==> flow/design.v (excerpt) <==
module buck_converter_top #(
    parameter CLK_FREQ = 100_000_000,
    parameter PWM_FREQ = 100_000,
    parameter V_REF = 12'd2048,
    parameter KP = 16'd100,
    parameter KI = 16'd10,
    parameter KD = 16'd5
)(
    input wire clk,
    input wire rst_n,
    input wire [11:0] adc_data,
    input wire adc_valid,
    output wire pwm_out,
    output wire [11:0] voltage_monitor,
    output wire [9:0] duty_cycle_monitor
);
    wire [11:0] voltage_fb;
    wire adc_ready;
    wire [9:0] duty_cycle;
    wire pid_valid;
    adc_interface adc_if (
        .clk(clk),
        .rst_n(rst_n),
        .adc_data(adc_data),
        .adc_valid(adc_valid),
        .voltage_fb(voltage_fb),
        .data_ready(adc_ready)
    );
    pid_controller #(
        .DATA_WIDTH(12),
        .KP(KP),
        .KI(KI),
        .KD(KD),
        .SETPOINT(V_REF)
    ) pid_ctrl (
        .clk(clk),
        .rst_n(rst_n),
  ...
Settings: LEC_CHECK=0, CAP_MARGIN=10, CELL_PAD_IN_SITES_DETAIL_PLACEMENT=2, CELL_PAD_IN_SITES_GLOBAL_PLACEMENT=0, CORE_MARGIN=9, CORE_UTILIZATION=33, CTS_CLUSTER_DIAMETER=56, CTS_CLUSTER_SIZE=22, GPL_ROUTABILITY_DRIVEN=1, GPL_TIMING_DRIVEN=1, HOLD_SLACK_MARGIN=0.26, MAX_ROUTING_LAYER=met4, SETUP_SLACK_MARGIN=0.25, SLEW_MARGIN=40, TNS_END_PERCENT=10; clock period 8.13 ns.
run.sh (not shown) runs the stock make flow with config.mk's settings and CLKGATE_MAP_FILE=.
Then changed:
CAP_MARGIN = 20   (was 10)
CORE_MARGIN = 10   (was 9)
CORE_UTILIZATION = 23   (was 33)
CTS_CLUSTER_SIZE = not set   (was 22)
HOLD_SLACK_MARGIN = not set   (was 0.26)
MAX_ROUTING_LAYER = met5   (was met4)
PLACE_DENSITY = 0.85   (was not set)
SLEW_MARGIN = 25   (was 40)
TNS_END_PERCENT = not set   (was 10)
clock period = 2.94 ns   (was 8.13 ns; I/O delays follow)
- With this change the flow reached the layout checks and failed them: capacitance limit, slew limit, setup timing
- wire length goes up to 3.1 times its value
- register-to-register slack got worse by 6.9 ns
- clock skew is higher by 0.046 ns
- first-iteration DRC count climbs to 4.9 times its value

---

buck_converter_top again, from the RTL that the note above started with.
Settings: LEC_CHECK=0, ABC_AREA=1, CAP_MARGIN=20, CELL_PAD_IN_SITES_DETAIL_PLACEMENT=0, CELL_PAD_IN_SITES_GLOBAL_PLACEMENT=0, CORE_MARGIN=10, CORE_UTILIZATION=40, CTS_CLUSTER_DIAMETER=218, CTS_CLUSTER_SIZE=98, GPL_ROUTABILITY_DRIVEN=1, GPL_TIMING_DRIVEN=0, MAX_ROUTING_LAYER=met5, PLACE_DENSITY_LB_ADDON=0.2, SETUP_SLACK_MARGIN=0.23, SLEW_MARGIN=25, TNS_END_PERCENT=35; clock period 2.94 ns.
The starting point finished but failed the layout checks on negative setup slack.
Next try:
ABC_AREA = default   (was 1)
CORE_MARGIN = 2   (was 10)
CORE_UTILIZATION = 72   (was 40)
CTS_CLUSTER_DIAMETER = 56   (was 218)
CTS_CLUSTER_SIZE = default   (was 98)
GPL_TIMING_DRIVEN = 1   (was 0)
PLACE_DENSITY = 0.67   (was default)
PLACE_DENSITY_LB_ADDON = default   (was 0.2)
SETUP_SLACK_MARGIN = 1.31   (was 0.23)
TNS_END_PERCENT = default   (was 35)
clock period = 4.42 ns   (was 2.94 ns; I/O delays follow)
Outcome: The new run finished but fails on negative setup slack. Setup slack improves by 1.1 ns. Maximum frequency decreases by roughly a tenth. Core utilization increases by 39 points. Final cell count decreases by a quarter to a third. Area after synthesis decreases by a few percent. Via count decreases by a little under a tenth. Flip-flop count stays the same. Final area decreases by a little under a tenth. Wire length decreases by a few percent.
Next try:
CORE_MARGIN = 10   (was 2)
CORE_UTILIZATION = 36   (was 72)
GPL_TIMING_DRIVEN = 0   (was 1)
PLACE_DENSITY = default   (was 0.67)
PLACE_DENSITY_LB_ADDON = 0.2   (was default)
SETUP_SLACK_MARGIN = 0.25   (was 1.31)
TNS_END_PERCENT = 35   (was default)
clock period = 2.94 ns   (was 4.42 ns; I/O delays follow)
The new run reached the layout checks and failed them: negative setup slack.
Cell area falls by 1.5%.
Hold slack got worse by 0.014 ns.
Non-clock buffer count is lower by 28.
Die size came out higher by 130%.

---

Setup of job 101:
Starting RTL as in the previous note.
export LEC_CHECK = 0
export ABC_AREA = 1
export CAP_MARGIN = 20
export CORE_MARGIN = 2
export CORE_UTILIZATION = 72
export CTS_CLUSTER_DIAMETER = 33
export MAX_ROUTING_LAYER = met4
export PLACE_DENSITY_LB_ADDON = 0.01
export SETUP_SLACK_MARGIN = 1.19
export SLEW_MARGIN = 20
create_clock -name core_clock -period 4.02 [get_ports {clk}]
The final report for job 101 shows a completed flow and a layout that fails verification, specifically setup timing.
Setup changes, job 101 to job 102
Settings: clearing SETUP_SLACK_MARGIN, which used to be 1.19; putting PLACE_DENSITY at 0.95 where nothing was set; clearing ABC_AREA, which used to be 1; clearing PLACE_DENSITY_LB_ADDON, which used to be 0.01; clearing MAX_ROUTING_LAYER, which used to be met4.
--- outcome ---
Job 102 failed in 5_1_grt with GRT-0232. Measured against job 102, the post-CTS repair timing setup buffer count of job 101 comes out at 2.5 times the reference value. Compare job 102 and job 101 | sequential share of the synthesized area lower: job 101. Relative to job 101, the compound-cell area share of the yosys netlist of job 102 is higher by 5.2 points. Re total of cells resized after clock tree synthesis: job 102 and job 101 aren't equal, and the higher value belongs to job 101.
### job 102 -> job 103
Settings: clearing PLACE_DENSITY, which used to be 0.95; putting CTS_CLUSTER_SIZE at 29 where nothing was set; swapping 72 for 69 in CORE_UTILIZATION; putting SETUP_SLACK_MARGIN at 1.19 where nothing was set.
==> results <==
- The flow for job 103 finished, though final verification flagged setup timing.
- Job 103 vs job 102: global placer's final weighted congestion down by a few percent
- The higher overall die height came out of job 103.
- NOTE chip area job 102->job 103 increased by a few percent
- Re number of enable-type register cells in the synthesized netlist: no difference whatsoever between job 102 and job 103.
- The final reports for job 103 and job 102 show number of cell rows higher in the former.
- From job 102 to job 103, H-tree depth reported by CTS did not move at all.
- Area of the core in job 103 is 810 sq um higher than in job 102
Changes in job 104 relative to job 103:
Settings: CORE_UTILIZATION changed from 69 to 72; SETUP_SLACK_MARGIN changed from 1.19 to 0.46; ABC_AREA newly set to 1; CTS_CLUSTER_SIZE removed (was 29).
--- outcome ---
Job 104 vs. job 103: worst hold slack now sits lower, post-layout utilization of the core now sits lower, fmax now sits higher, worst setup margin now sits higher. From the logs: job 104 reached the end of the flow and failed the layout checks with setup timing. Per the comparison of job 104 with job 103, count of placed standard cells in the final layout, fillers left out grew by 454; delay of the slowest cell on the worst path lost 20 ps.

---

== build 67 ==
The RTL this note starts from:
==> flow/design.v <==
module adc_interface (
    input wire clk,
    input wire rst_n,
    input wire [11:0] adc_data,
    input wire adc_valid,
    output reg [11:0] voltage_fb,
    output reg data_ready
);
    always @(posedge clk or negedge rst_n) begin
        if (!rst_n) begin
            voltage_fb <= 12'd0;
            data_ready <= 1'b0;
        end else begin
            if (adc_valid) begin
                voltage_fb <= adc_data;
                data_ready <= 1'b1;
            end else begin
                data_ready <= 1'b0;
            end
        end
    end
endmodule
module pid_controller #(
    parameter DATA_WIDTH = 12,
    parameter KP = 16'd100,
    parameter KI = 16'd10,
    parameter KD = 16'd5,
    parameter SETPOINT = 12'd2048
)(
    input wire clk,
    input wire rst_n,
    input wire [DATA_WIDTH-1:0] feedback,
    input wire fb_valid,
    output reg [9:0] control_out,
    output reg out_valid
);
    reg signed [DATA_WIDTH:0] error;
    reg signed [DATA_WIDTH:0] prev_error;
    reg signed [31:0] integral;
    reg signed [DATA_WIDTH:0] derivative;
    reg signed [31:0] p_term, i_term, d_term;
    reg signed [31:0] pid_sum;
    always @(posedge clk or negedge rst_n) begin
        if (!rst_n) begin
            error <= 0;
            prev_error <= 0;
            integral <= 0;
            derivative <= 0;
            p_term <= 0;
            i_term <= 0;
            d_term <= 0;
            pid_sum <= 0;
            control_out <= 10'd512;
            out_valid <= 1'b0;
        end else if (fb_valid) begin
            error <= SETPOINT - feedback;
            prev_error <= error;
            if (integral + error > 32'sd100000)
                integral <= 32'sd100000;
            else if (integral + error < -32'sd100000)
                integral <= -32'sd100000;
            else
                integral <= integral + error;
            derivative <= error - prev_error;
            p_term <= ($signed({16'd0, KP}) * error) >>> 8;
            i_term <= ($signed({16'd0, KI}) * integral) >>> 16;
            d_term <= ($signed({16'd0, KD}) * derivative) >>> 8;
            pid_sum <= p_term + i_term + d_term + 32'sd512;
            if (pid_sum > 32'sd1023)
                control_out <= 10'd1023;
            else if (pid_sum < 32'sd0)
                control_out <= 10'd0;
            else
                control_out <= pid_sum[9:0];
            out_valid <= 1'b1;
        end else begin
            out_valid <= 1'b0;
        end
    end
endmodule
module pwm_generator #(
    parameter CLK_FREQ = 100_000_000,
    parameter PWM_FREQ = 100_000,
    parameter PWM_RESOLUTION = 10
)(
    input wire clk,
    input wire rst_n,
    input wire [PWM_RESOLUTION-1:0] duty_cycle,
    output reg pwm_out
);
    localparam COUNTER_MAX = CLK_FREQ / PWM_FREQ;
    reg [$clog2(COUNTER_MAX)-1:0] counter;
    reg [PWM_RESOLUTION-1:0] duty_reg;
    reg [PWM_RESOLUTION-1:0] compare_val;
    always @(posedge clk or negedge rst_n) begin
        if (!rst_n) begin
            counter <= 0;
            duty_reg <= 0;
            compare_val <= 0;
            pwm_out <= 1'b0;
        end else begin
            if (counter < COUNTER_MAX - 1) begin
                counter <= counter + 1;
            end else begin
                counter <= 0;
                duty_reg <= duty_cycle;
            end
            compare_val <= (duty_reg * COUNTER_MAX) >> PWM_RESOLUTION;
            pwm_out <= (counter < compare_val) ? 1'b1 : 1'b0;
        end
    end
endmodule
module buck_converter_top #(
    parameter CLK_FREQ = 100_000_000,
    parameter PWM_FREQ = 100_000,
    parameter V_REF = 12'd2048,
    parameter KP = 16'd100,
    parameter KI = 16'd10,
    parameter KD = 16'd5
)(
    input wire clk,
    input wire rst_n,
    input wire [11:0] adc_data,
    input wire adc_valid,
    output wire pwm_out,
    output wire [11:0] voltage_monitor,
    output wire [9:0] duty_cycle_monitor
);
    wire [11:0] voltage_fb;
    wire adc_ready;
    wire [9:0] duty_cycle;
    wire pid_valid;
    adc_interface adc_if (
        .clk(clk),
        .rst_n(rst_n),
        .adc_data(adc_data),
        .adc_valid(adc_valid),
        .voltage_fb(voltage_fb),
        .data_ready(adc_ready)
    );
    pid_controller #(
        .DATA_WIDTH(12),
        .KP(KP),
        .KI(KI),
        .KD(KD),
        .SETPOINT(V_REF)
    ) pid_ctrl (
        .clk(clk),
        .rst_n(rst_n),
        .feedback(voltage_fb),
        .fb_valid(adc_ready),
        .control_out(duty_cycle),
        .out_valid(pid_valid)
    );
    pwm_generator #(
        .CLK_FREQ(CLK_FREQ),
        .PWM_FREQ(PWM_FREQ),
        .PWM_RESOLUTION(10)
    ) pwm_gen (
        .clk(clk),
        .rst_n(rst_n),
        .duty_cycle(duty_cycle),
        .pwm_out(pwm_out)
    );
    assign voltage_monitor = voltage_fb;
    assign duty_cycle_monitor = duty_cycle;
endmodule
make LEC_CHECK=0 CAP_MARGIN=20 CORE_MARGIN=2 CORE_UTILIZATION=72 CTS_CLUSTER_DIAMETER=33 SETUP_SLACK_MARGIN=-0.33 SLEW_MARGIN=20 finish   # period 3.44 ns
The final report for build 67 shows a completed flow and a layout that fails verification, specifically setup timing.
Input changes introduced in build 43 (baseline for comparison: build 67):
- CTS_CLUSTER_DIAMETER removed (was 33)
- SETUP_SLACK_MARGIN removed (was -0.33)
- ABC_AREA newly set to 1
- the clock period (ns, I/O delays scaled along) changed from 3.44 to 2.93
Results
- Stage in which a tool error killed build 43: global routing (5_1_grt).
- NOTE: post-cts resize count in build 43 exceeds that of build 67
- Note that the placed instance count recorded for build 67 amounts to 0.78 times the value seen in build 43.
- Buffer depth of the longest clock path came out exactly the same in build 43 and build 67.
- Build 43 against build 67: synthesized cell count has increased; area fraction in full adders, half adders and majority gates has decreased; pre-CTS setup slack has decreased.
- Build 67 -> build 43: x dimension of the die increased by a few percent
- Fraction of synthesized area in multiplexers (higher): build 67
- Looking only at area after synthesis, and setting everything else aside, the lower value of build 43 and build 67 goes to build 67.
## Diff of input files: build 63 against build 43
- an added CORE_ASPECT_RATIO of 0.69
- an added PLACE_DENSITY of 0.42
- a change of the clock period (ns, I/O delays scaled along) from 2.93 to 3.97
Results
In build 63 the implementation completed, yet the final layout does not meet the checks, the culprit being setup timing.
Build 43 -> build 63: area of the mapped netlist flat
Build 63 vs build 43: count of standard-cell rows down by more than 10%
Against build 43, area of the core in build 63 fell slightly.
Measured against build 63, the vertical die dimension of build 43 comes out at 1.20 times the reference value.
Compared with build 43, in build 63 buffers inserted during post-CTS setup optimization shrank by 66; chip width grew by 31 um; area of placed instances shrank by 11%; area enclosed by the die boundary held steady; total placed cells including tap cells shrank by 7.5%.
Area reported by Yosys stat: build 43 vs build 63 — no meaningful difference
Taking build 43 as the reference point, the post-placement setup slack of build 63 rises by 0.85 ns.
